== nickel ==
==> flow/design.v <==
module rgb2hsv(
        input clock,
        input reset_n,
        input in_valid,
        input [7:0] in_red,
        input [7:0] in_green,
        input [7:0] in_blue,
        input in_visual,
        input in_done,
        output out_valid,
        output [7:0] out_red,
        output [7:0] out_green,
        output [7:0] out_blue,
        output [7:0] out_hue,
        output [7:0] out_saturation,
        output [7:0] out_brightness,
        output out_visual,
        output out_done
    );
    reg valid1;
    reg [7:0] red1;
    reg [7:0] green1;
    reg [7:0] blue1;
    reg visual1;
    reg done1;
    reg [7:0] max_value1;
    reg [1:0] max_index1;
    reg [7:0] min_value1;
    reg [1:0] min_index1;
    always @(posedge clock)
    begin
        if (reset_n) begin
            valid1 <= in_valid;
            red1[7:0] <= in_red[7:0];
            green1[7:0] <= in_green[7:0];
            blue1[7:0] <= in_blue[7:0];
            visual1 <= in_visual;
            done1 <= in_done;
            if (in_red >= in_green) begin
                if (in_red >= in_blue) begin
                    max_value1[7:0] <= in_red[7:0];
                    max_index1[1:0] <= 1;
                end
                else begin
                    max_value1[7:0] <= in_blue[7:0];
                    max_index1[1:0] <= 3;
                end
            end
            else begin
                if (in_blue >= in_green) begin
                    max_value1[7:0] <= in_blue[7:0];
                    max_index1[1:0] <= 3;
                end
                else begin
                    max_value1[7:0] <= in_green[7:0];
                    max_index1[1:0] <= 2;
                end
            end
            if (in_red < in_green) begin
                if (in_red < in_blue) begin
                    min_value1[7:0] <= in_red[7:0];
                    min_index1[1:0] <= 1;
                end
                else begin
                    min_value1[7:0] <= in_blue[7:0];
                    min_index1[1:0] <= 3;
                end
            end
            else begin
                if (in_blue < in_green) begin
                    min_value1[7:0] <= in_blue[7:0];
                    min_index1[1:0] <= 3;
                end
                else begin
                    min_value1[7:0] <= in_green[7:0];
                    min_index1[1:0] <= 2;
                end
            end
        end 
        else begin
            valid1 <= 1'b0;
            red1[7:0] <= 8'b0;
            green1[7:0] <= 8'b0;
            blue1[7:0] <= 8'b0;
            visual1 <= 1'b0;
            done1 <= 1'b0;
            max_value1[7:0] <= 8'd0;
            max_index1[1:0] <= 2'd0; 
            min_value1[7:0] <= 8'd0; 
            min_index1[1:0] <= 2'd0;
        end
    end
    reg valid2;
    reg [7:0] red2;
    reg [7:0] green2;
    reg [7:0] blue2;
    reg visual2;
    reg done2;
    reg [7:0] dif2;
    reg [7:0] max_value2;
    reg [1:0] max_index2;
    reg [7:0] min_value2;
    reg [1:0] min_index2;
    always @(posedge clock)
    begin
        if (reset_n) begin
            valid2 <= valid1;
            red2[7:0] <= red1[7:0];
            green2[7:0] <= green1[7:0];
            blue2[7:0] <= blue1[7:0];
            visual2 <= visual1;
            done2 <= done1;
            dif2[7:0] <= max_value1[7:0] - min_value1[7:0];
            max_value2[7:0] <= max_value1[7:0];
            max_index2[1:0] <= max_index1[1:0];
            min_value2[7:0] <= min_value1[7:0];
            min_index2[1:0] <= min_index1[1:0];
        end 
        else begin
            valid2 <= 1'b0;
            red2[7:0] <= 8'b0;
            green2[7:0] <= 8'b0;
            blue2[7:0] <= 8'b0;
            visual2 <= 1'b0;
            done2 <= 1'b0;
            dif2[7:0] <= 8'd0;
            max_value2[7:0] <= 8'd0;
            max_index2[1:0] <= 2'd0;
            min_value2[7:0] <= 8'd0; 
            min_index2[1:0] <= 2'd0;
        end
    end
    reg valid3;
    reg [7:0] red3;
    reg [7:0] green3;
    reg [7:0] blue3;
    reg visual3;
    reg done3;
    reg [11:0] hue3;
    reg [7:0] dif3;
    reg [7:0] max_value3;
    reg [1:0] max_index3;
    reg [7:0] min_value3;
    reg [1:0] min_index3;
    always @(posedge clock)
    begin
        if (reset_n) begin
            valid3 <= valid2;
            red3[7:0] <= red2[7:0];
            green3[7:0] <= green2[7:0];
            blue3[7:0] <= blue2[7:0];
            visual3 <= visual2;
            done3 <= done2;
            dif3[7:0] <= dif2[7:0];
            max_value3[7:0] <= max_value2[7:0];
            max_index3[1:0] <= max_index2[1:0];
            min_value3[7:0] <= min_value2[7:0];
            min_index3[1:0] <= min_index2[1:0];
            if (dif2 > 0) begin
                if (max_index2 == 1) begin
                    if (green2 < blue2) begin
                        hue3[11:0] <= ((blue2 - green2) << 4);
                    end
                    else begin
                        hue3[11:0] <= ((green2 - blue2) << 4);
                    end
                end
                if (max_index2 == 2) begin
                    if (blue2 < red2) begin
                        hue3[11:0] <= ((red2 - blue2) << 4);
                    end
                    else begin
                        hue3[11:0] <= ((blue2 - red2) << 4);
                    end
                end
                if (max_index2 == 3) begin
                    if (red2 < green2) begin
                        hue3[11:0] <= ((green2 - red2) << 4);
                    end
                    else begin
                        hue3[11:0] <= ((red2 - green2) << 4);
                    end
                end
            end
            else begin
                hue3[11:0] <= 12'd0;             
            end
        end
        else begin
            valid3 <= 1'b0;
            red3[7:0] <= 8'b0;
            green3[7:0] <= 8'b0;
            blue3[7:0] <= 8'b0;
            visual3 <= 1'b0;
            done3 <= 1'b0;
            hue3[11:0] <= 12'd0;
            dif3[7:0] <= 8'd0;
            max_value3[7:0] <= 8'd0;
            max_index3[1:0] <= 2'd0;
            min_value3[7:0] <= 8'd0;
            min_index3[1:0] <= 2'd0;
        end
    end
    reg valid4;
    reg [7:0] red4;
    reg [7:0] green4;
    reg [7:0] blue4;
    reg visual4;
    reg done4;
    reg [11:0] hue4;
    reg [7:0] dif4;
    reg [7:0] max_value4;
    reg [1:0] max_index4;
    always @(posedge clock)
    begin
        if (reset_n) begin
            valid4 <= valid3;
            red4[7:0] <= red3[7:0];
            green4[7:0] <= green3[7:0];
            blue4[7:0] <= blue3[7:0];
            visual4 <= visual3;
            done4 <= done3;          
            dif4[7:0] <= dif3[7:0];
            max_value4[7:0] <= max_value3[7:0];
            max_index4 <= max_index3;
            hue4[11:0] <= (hue3 / dif3);
        end
        else begin
            valid4 <= 1'b0;
            red4[7:0] <= 8'b0;
            green4[7:0] <= 8'b0;
            blue4[7:0] <= 8'b0;
            visual4 <= 1'b0;
            done4 <= 1'b0;
            hue4[11:0] <= 12'd0;
            dif4[7:0] <= 8'd0;
            max_value4 <= 8'd0;
            max_index4[1:0] <= 2'd0;
        end
    end
    reg valid5;
    reg [7:0] red5;
    reg [7:0] green5;
    reg [7:0] blue5;
    reg visual5;
    reg done5;
    reg [11:0] hue5;
    reg [7:0] dif5;
    reg [7:0] max_value5;
    always @(posedge clock)
    begin
        if (reset_n) begin
            valid5 <= valid4;
            red5[7:0] <= red4[7:0];
            green5[7:0] <= green4[7:0];
            blue5[7:0] <= blue4[7:0];
            visual5 <= visual4;
            done5 <= done4;
            dif5[7:0] <= dif4[7:0];
            max_value5[7:0] <= max_value4[7:0];
            if (dif4 > 0) begin
                if (max_index4 == 1) begin
                    if (green4 < blue4) begin
                        hue5[11:0] <= 96 - hue4;
                    end
                    else begin
                        hue5[11:0] <= 0 + hue4;
                    end
                end
                if (max_index4 == 2) begin
                    if (blue4 < red4) begin
                        hue5[11:0] <= 32 - hue4;
                    end
                    else begin
                        hue5[11:0] <= 32 + hue4;
                    end
                end
                if (max_index4 == 3) begin
                    if (red4 < green4) begin
                        hue5[11:0] <= 64 - hue4;
                    end
                    else begin
                        hue5[11:0] <= 64 + hue4;
                    end
                end
            end
            else begin
                hue5[11:0] <= 12'd0;             
            end
        end
        else begin
            valid5 <= 1'b0;
            red5[7:0] <= 8'b0;
            green5[7:0] <= 8'b0;
            blue5[7:0] <= 8'b0;
            visual5 <= 1'b0;
            done5 <= 1'b0;
            dif5[7:0] <= 8'd0;
            max_value5[7:0] <= 8'd0;
            hue5[11:0] <= 12'd0;
        end
    end
    reg valid;
    reg [7:0] red;
    reg [7:0] green;
    reg [7:0] blue;
    reg visual;
    reg done;
    reg [18:0] hue;
    reg [7:0] saturation;
    reg [7:0] max_value;
    always @(posedge clock)
    begin
        if (reset_n) begin
            valid <= valid5;
            red[7:0] <= red5[7:0];
            green[7:0] <= green5[7:0];
            blue[7:0] <= blue5[7:0];
            visual <= visual5;
            done <= done5;
            max_value[7:0] <= max_value5[7:0];
            hue[18:0] <= (85 * hue5);
            if (max_value5 == 0) begin
                saturation[7:0] <= 8'd0;
            end
            else begin
                saturation[7:0] <= 255 * dif5 / max_value5;
            end
        end
        else begin 
            valid <= 1'b0;
            red[7:0] <= 8'b0;
            green[7:0] <= 8'b0;
            blue[7:0] <= 8'b0;
            visual <= 1'b0;
            done <= 1'b0;
            max_value[7:0] <= 8'd0;
            hue[18:0] <= 19'd0;
            saturation [7:0] <= 8'd0;
        end
    end
    assign out_valid = valid;
    assign out_red[7:0] = red[7:0];
    assign out_green[7:0] = green[7:0];  
    assign out_blue[7:0] = blue[7:0];
    assign out_hue[7:0] = hue[12:5];
    assign out_saturation[7:0] = saturation[7:0];
    assign out_brightness[7:0] = max_value[7:0];
    assign out_visual = visual;
    assign out_done = done;
endmodule
make LEC_CHECK=0 ABC_AREA=1 CAP_MARGIN=20 CORE_MARGIN=2 CORE_UTILIZATION=69 SLEW_MARGIN=20 finish   # period 103.0 ns
run.sh (not shown) runs the stock make flow with config.mk's settings and CLKGATE_MAP_FILE=.
Inputs modified between nickel and xenon:
- clearing ABC_AREA, which used to be 1
- swapping 69 for 66 in CORE_UTILIZATION
- swapping 103.0 for 66.3 in the clock period (ns, I/O delays scaled along)
Notes after the runs:
- Of xenon and nickel, only xenon fails to finish with a clean layout.
- Wire length after detailed routing on xenon is behind nickel.
- Looking at post-synthesis share of cell area spent on xor and xnor gates, xenon sits 0.36 points below nickel.
- From nickel to xenon the numbers moved as follows: number of non-clock inverters dropped 980; total die size lower.


// rgb2hsv: RTL as listed in full above, without the edits since
clock: 49.5 ns
lec_check: 0
cap_margin: 30
cell_pad_in_sites_global_placement: 3
core_margin: 8
core_utilization: 46
cts_cluster_diameter: 359
cts_cluster_size: 14
gpl_routability_driven: 1
gpl_timing_driven: 0
min_routing_layer: met2
place_density: 0.76
setup_slack_margin: 5.0
slew_margin: 35
The baseline ended with an error in global placement without I/O on GPL-0301.
Edit:
Settings changed: CORE_ASPECT_RATIO set to 1.16, CORE_MARGIN 8 to 2, CORE_UTILIZATION 46 to 40, CTS_CLUSTER_DIAMETER 359 to unset, CTS_CLUSTER_SIZE 14 to 35, GPL_TIMING_DRIVEN 0 to unset, PLACE_DENSITY 0.76 to unset, PLACE_DENSITY_LB_ADDON set to 0.05, SLEW_MARGIN 35 to 40, TNS_END_PERCENT set to 60.
Clock period 49.5 ns to 80.0 ns, I/O delays scaled along.
Effect:
- The changed run finished with timing, DRC and antenna clean
- die area went up by 5.7%
- area after synthesis does not change
- synthesized cell count is unchanged
Edit:
Settings changed: CAP_MARGIN 30 to 20, CELL_PAD_IN_SITES_GLOBAL_PLACEMENT 3 to unset, CORE_ASPECT_RATIO 1.16 to unset, CTS_CLUSTER_SIZE 35 to unset, GPL_ROUTABILITY_DRIVEN 1 to unset, MIN_ROUTING_LAYER met2 to unset, PLACE_DENSITY_LB_ADDON 0.05 to unset, SETUP_SLACK_MARGIN 5.0 to unset, SLEW_MARGIN 40 to 20, TNS_END_PERCENT 60 to unset.
Clock period 80.0 ns to 76.2 ns, I/O delays scaled along.
After rerunning:
- cell count went down slightly
- synthesized cell count stays the same
- maximum frequency went down slightly
- setup slack got worse by 4.4 ns
- register-to-register slack got worse by 4.4 ns


Starts from the design.v that is shown in full above.
Settings: LEC_CHECK=0, CAP_MARGIN=15, CELL_PAD_IN_SITES_GLOBAL_PLACEMENT=3, CORE_MARGIN=8, CORE_UTILIZATION=46, CTS_CLUSTER_DIAMETER=359, CTS_CLUSTER_SIZE=14, GPL_ROUTABILITY_DRIVEN=0, GPL_TIMING_DRIVEN=0, MIN_ROUTING_LAYER=met2, SETUP_SLACK_MARGIN=5.0, SLEW_MARGIN=35; clock period 49.5 ns.
The baseline died in global placement without I/O (GPL-0301).
Next try:
==> flow/config.mk (replaced) <==
export PLATFORM = sky130hd
export DESIGN_NAME = rgb2hsv
export DESIGN_NICKNAME = rgb2hsv
export VERILOG_FILES = /design/flow/design.v
export SDC_FILE = /design/flow/constraint.sdc
export NUM_CORES = 4
export LEC_CHECK = 0
export CAP_MARGIN = 20
export CORE_MARGIN = 2
export CORE_UTILIZATION = 40
export SLEW_MARGIN = 20
==> flow/constraint.sdc (replaced) <==
create_clock -name core_clock -period 80.0 [get_ports {clock}]
set_input_delay 16.0000 -clock core_clock [delete_from_list [all_inputs] [get_ports {clock}]]
set_output_delay 16.0000 -clock core_clock [all_outputs]
set_load 0.01 [all_outputs]
The changed run produced a clean layout.
Synthesized area is unchanged.
Die area came out higher by 5.7%.
Synthesized cell count does not change.
Next try:
--- a/flow/config.mk
+++ b/flow/config.mk
@@ -9,3 +9,3 @@
 export CORE_MARGIN = 2
-export CORE_UTILIZATION = 40
+export CORE_UTILIZATION = 28
 export SLEW_MARGIN = 20
==> flow/constraint.sdc (replaced) <==
create_clock -name core_clock -period 76.2 [get_ports {clock}]
set_input_delay 15.2400 -clock core_clock [delete_from_list [all_inputs] [get_ports {clock}]]
set_output_delay 15.2400 -clock core_clock [all_outputs]
set_load 0.01 [all_outputs]
The new run finished with timing, DRC and antenna clean.
Worst setup slack degrades by 1.1 ns.
Sequential share of layout area went down by 0.68 points.
Cell area went up by 4.8%.
Hold slack degrades by 0.012 ns.
Cell count went up by 11%.
Via count went up by 3.0%.
Die size went up by 42%.
Area after synthesis is unchanged.
Clock-buffer cell count went down by 6.
Next try:
--- a/flow/config.mk
+++ b/flow/config.mk
@@ -9,3 +9,6 @@
 export CORE_MARGIN = 2
-export CORE_UTILIZATION = 28
+export CORE_UTILIZATION = 68
+export CTS_CLUSTER_DIAMETER = 80
+export MAX_ROUTING_LAYER = met4
 export SLEW_MARGIN = 20
+export TNS_END_PERCENT = 5
==> flow/constraint.sdc (replaced) <==
create_clock -name core_clock -period 71.7 [get_ports {clock}]
set_input_delay 14.3400 -clock core_clock [delete_from_list [all_inputs] [get_ports {clock}]]
set_output_delay 14.3400 -clock core_clock [all_outputs]
set_load 0.01 [all_outputs]
Final area drops by 0.78%.
First-iteration DRC count grows by 23%.
Synthesized cell count is unchanged.
Worst setup slack degrades by 2.9 ns.


// rgb2hsv: RTL as listed in full above, without the edits since
Settings: LEC_CHECK=0, CAP_MARGIN=20, CORE_MARGIN=2, CORE_UTILIZATION=66, CTS_CLUSTER_DIAMETER=232, MAX_ROUTING_LAYER=met4, SLEW_MARGIN=20, TNS_END_PERCENT=5; clock period 67.2 ns.
The starting point finished but failed the layout checks on setup timing.
Next try:
CORE_UTILIZATION = 12   (was 66)
CTS_CLUSTER_DIAMETER = unset   (was 232)
MAX_ROUTING_LAYER = unset   (was met4)
TNS_END_PERCENT = unset   (was 5)
clock period = 103.0 ns   (was 67.2 ns; I/O delays follow)
With this change the flow passed the timing, design-rule and antenna checks.
Wire length decreases by about 3.3%.
Core utilization shrinks by 66 points.
Cell count rises by 48%.
Sequential share of layout area increases by 0.24 points.
Via count goes down by 11%.
Synthesized area does not change.
Setup slack improved by 14000 ps.
Hold slack loses 37 ps.
Flip-flop count does not change.
Next try:
ABC_AREA = 1   (was unset)
CORE_UTILIZATION = 72   (was 12)
CTS_CLUSTER_SIZE = 34   (was unset)
PLACE_DENSITY_LB_ADDON = 0.26   (was unset)
clock period = 60.7 ns   (was 103.0 ns; I/O delays follow)
With this change the flow finished but failed the layout checks on setup timing.
Cell area came out higher by 15%.
Maximum frequency goes up by 45%.
Next try:
ABC_AREA = unset   (was 1)
PLACE_DENSITY_LB_ADDON = unset   (was 0.26)
clock period = 73.0 ns   (was 60.7 ns; I/O delays follow)
Outcome: The new run went through all stages and came out clean. Utilization came out higher by 1.3 points. Area after synthesis came out lower by 16%. Worst hold slack gains 20 ps. Non-clock buffer count came out lower by 44. Die size came out lower by 16%. Wire length came out lower by 12%. Global-route usage came out higher by 2.6 points. Via count came out lower by 15%. Synthesized cell count came out lower by 28%.
